==> inputs of branch maple <==
==> flow/design.v <==
module project_euler_17(
  input clk,
  input reset,
  output reg [3:0] ones_digit,
  output reg [3:0] tens_digit,
  output reg [3:0] hundreds_digit,
  output reg [15:0] letter_count,
  output reg done
);
  integer next_ones_digit;
  integer next_tens_digit;
  integer next_hundreds_digit;
  integer letters;
  always @(posedge clk or posedge reset)
  begin
    if (reset) begin
      ones_digit <= 0;
      tens_digit <= 0;
      hundreds_digit <= 0;
      letter_count <= 0;
      done <= 0;
    end
    else if (!done) begin
      next_ones_digit = 0;
      next_tens_digit = 0;
      next_hundreds_digit = 0;
      letters = 0;
      next_tens_digit[3:0] = tens_digit;
      next_hundreds_digit[3:0] = hundreds_digit;
      if (ones_digit == 9) begin
        next_ones_digit = 0;
        if (tens_digit == 9) begin
          next_tens_digit = 0;
          if (hundreds_digit == 9) begin
            next_hundreds_digit = 0;
            letters += 11;  
            done <= 1;
          end
          else
            next_hundreds_digit[3:0] = hundreds_digit + 1;
        end
        else
          next_tens_digit[3:0] = tens_digit + 1;
      end
      else
        next_ones_digit[3:0] = ones_digit + 1;
      if (next_tens_digit != 1) begin
        case (next_ones_digit)
          1: letters += 3;  
          2: letters += 3;  
          3: letters += 5;  
          4: letters += 4;  
          5: letters += 4;  
          6: letters += 3;  
          7: letters += 5;  
          8: letters += 5;  
          9: letters += 4;  
        endcase
        case (next_tens_digit)
          2: letters += 6;  
          3: letters += 6;  
          4: letters += 5;  
          5: letters += 5;  
          6: letters += 5;  
          7: letters += 7;  
          8: letters += 6;  
          9: letters += 6;  
        endcase
      end
      else begin
        case (next_ones_digit)
          0: letters += 3;  
          1: letters += 6;  
          2: letters += 6;  
          3: letters += 8;  
          4: letters += 8;  
          5: letters += 7;  
          6: letters += 7;  
          7: letters += 9;  
          8: letters += 8;  
          9: letters += 8;  
        endcase
      end
      case (next_hundreds_digit)
        1: letters += 10;  
        2: letters += 10;  
        3: letters += 12;  
        4: letters += 11;  
        5: letters += 11;  
        6: letters += 10;  
        7: letters += 12;  
        8: letters += 12;  
        9: letters += 11;  
      endcase
      if (next_hundreds_digit > 0 && ((next_ones_digit > 0) || (next_tens_digit > 0)))
        letters += 3;  
      ones_digit <= next_ones_digit[3:0];
      tens_digit <= next_tens_digit[3:0];
      hundreds_digit <= next_hundreds_digit[3:0];
      letter_count <= letter_count + letters[15:0];
    end
  end
endmodule
==> flow/run.sh <==
#!/bin/bash
# the make line also repeats each setting of config.mk as NAME=value (left out here)
make -C /OpenROAD-flow-scripts/flow DESIGN_CONFIG=/design/flow/config.mk WORK_HOME=/design/flow/orfs CLKGATE_MAP_FILE= finish
==> flow/config.mk <==
export PLATFORM = sky130hd
export DESIGN_NAME = project_euler_17
export DESIGN_NICKNAME = project_euler_17
export VERILOG_FILES = /design/flow/design.v
export SDC_FILE = /design/flow/constraint.sdc
export NUM_CORES = 4
export LEC_CHECK = 0
export ABC_AREA = 1
export CAP_MARGIN = 0
export CELL_PAD_IN_SITES_DETAIL_PLACEMENT = 0
export CORE_ASPECT_RATIO = 1.03
export CORE_MARGIN = 2
export CORE_UTILIZATION = 48
export CTS_CLUSTER_DIAMETER = 256
export CTS_CLUSTER_SIZE = 36
export GPL_ROUTABILITY_DRIVEN = 1
export MAX_ROUTING_LAYER = met5
export PLACE_DENSITY_LB_ADDON = 0.05
export SETUP_SLACK_MARGIN = 1.73
export SLEW_MARGIN = 0
==> flow/constraint.sdc <==
create_clock -name core_clock -period 9.58 [get_ports {clk}]
set_input_delay 1.9160 -clock core_clock [delete_from_list [all_inputs] [get_ports {clk}]]
set_output_delay 1.9160 -clock core_clock [all_outputs]
set_load 0.01 [all_outputs]
==> inputs of branch cedar, as changes to branch maple <==
Settings changed: ABC_AREA 1 to unset, CELL_PAD_IN_SITES_DETAIL_PLACEMENT 0 to unset, CORE_ASPECT_RATIO 1.03 to 1.53, CORE_UTILIZATION 48 to 66, CTS_CLUSTER_DIAMETER 256 to unset, CTS_CLUSTER_SIZE 36 to unset, GPL_ROUTABILITY_DRIVEN 1 to unset, MAX_ROUTING_LAYER met5 to unset, PLACE_DENSITY_LB_ADDON 0.05 to unset, SETUP_SLACK_MARGIN 1.73 to 1.7, SLEW_MARGIN 0 to 20.
==> flow/constraint.sdc (replaced) <==
create_clock -name core_clock -period 6.8 [get_ports {clk}]
set_input_delay 1.3600 -clock core_clock [delete_from_list [all_inputs] [get_ports {clk}]]
set_output_delay 1.3600 -clock core_clock [all_outputs]
set_load 0.01 [all_outputs]
==> summary of the runs <==
Against branch maple, the sequential power of branch cedar is larger by about 46%.
Against branch cedar, the clock power of branch maple is smaller by about 40%.
Of branch cedar and branch maple, branch cedar has the higher routed wire length (gap 86%, measured against branch maple).
In branch cedar the power is larger than in branch maple, by 72%.
Against branch cedar, the first-iteration DRC count of branch maple is lower by 85%.
Maximum frequency: branch maple is higher than branch cedar (about 7%).
Of branch cedar and branch maple, branch cedar has the higher count of clock-buffer cells in the layout (gap 2).
Against branch cedar, the final area of branch maple is smaller by 19%.
Of branch cedar and branch maple, branch maple has the higher worst setup slack (gap 3200 ps).
Critical path depth: branch cedar is lower than branch maple (4).
Power is estimated from default activity; no workload was simulated.
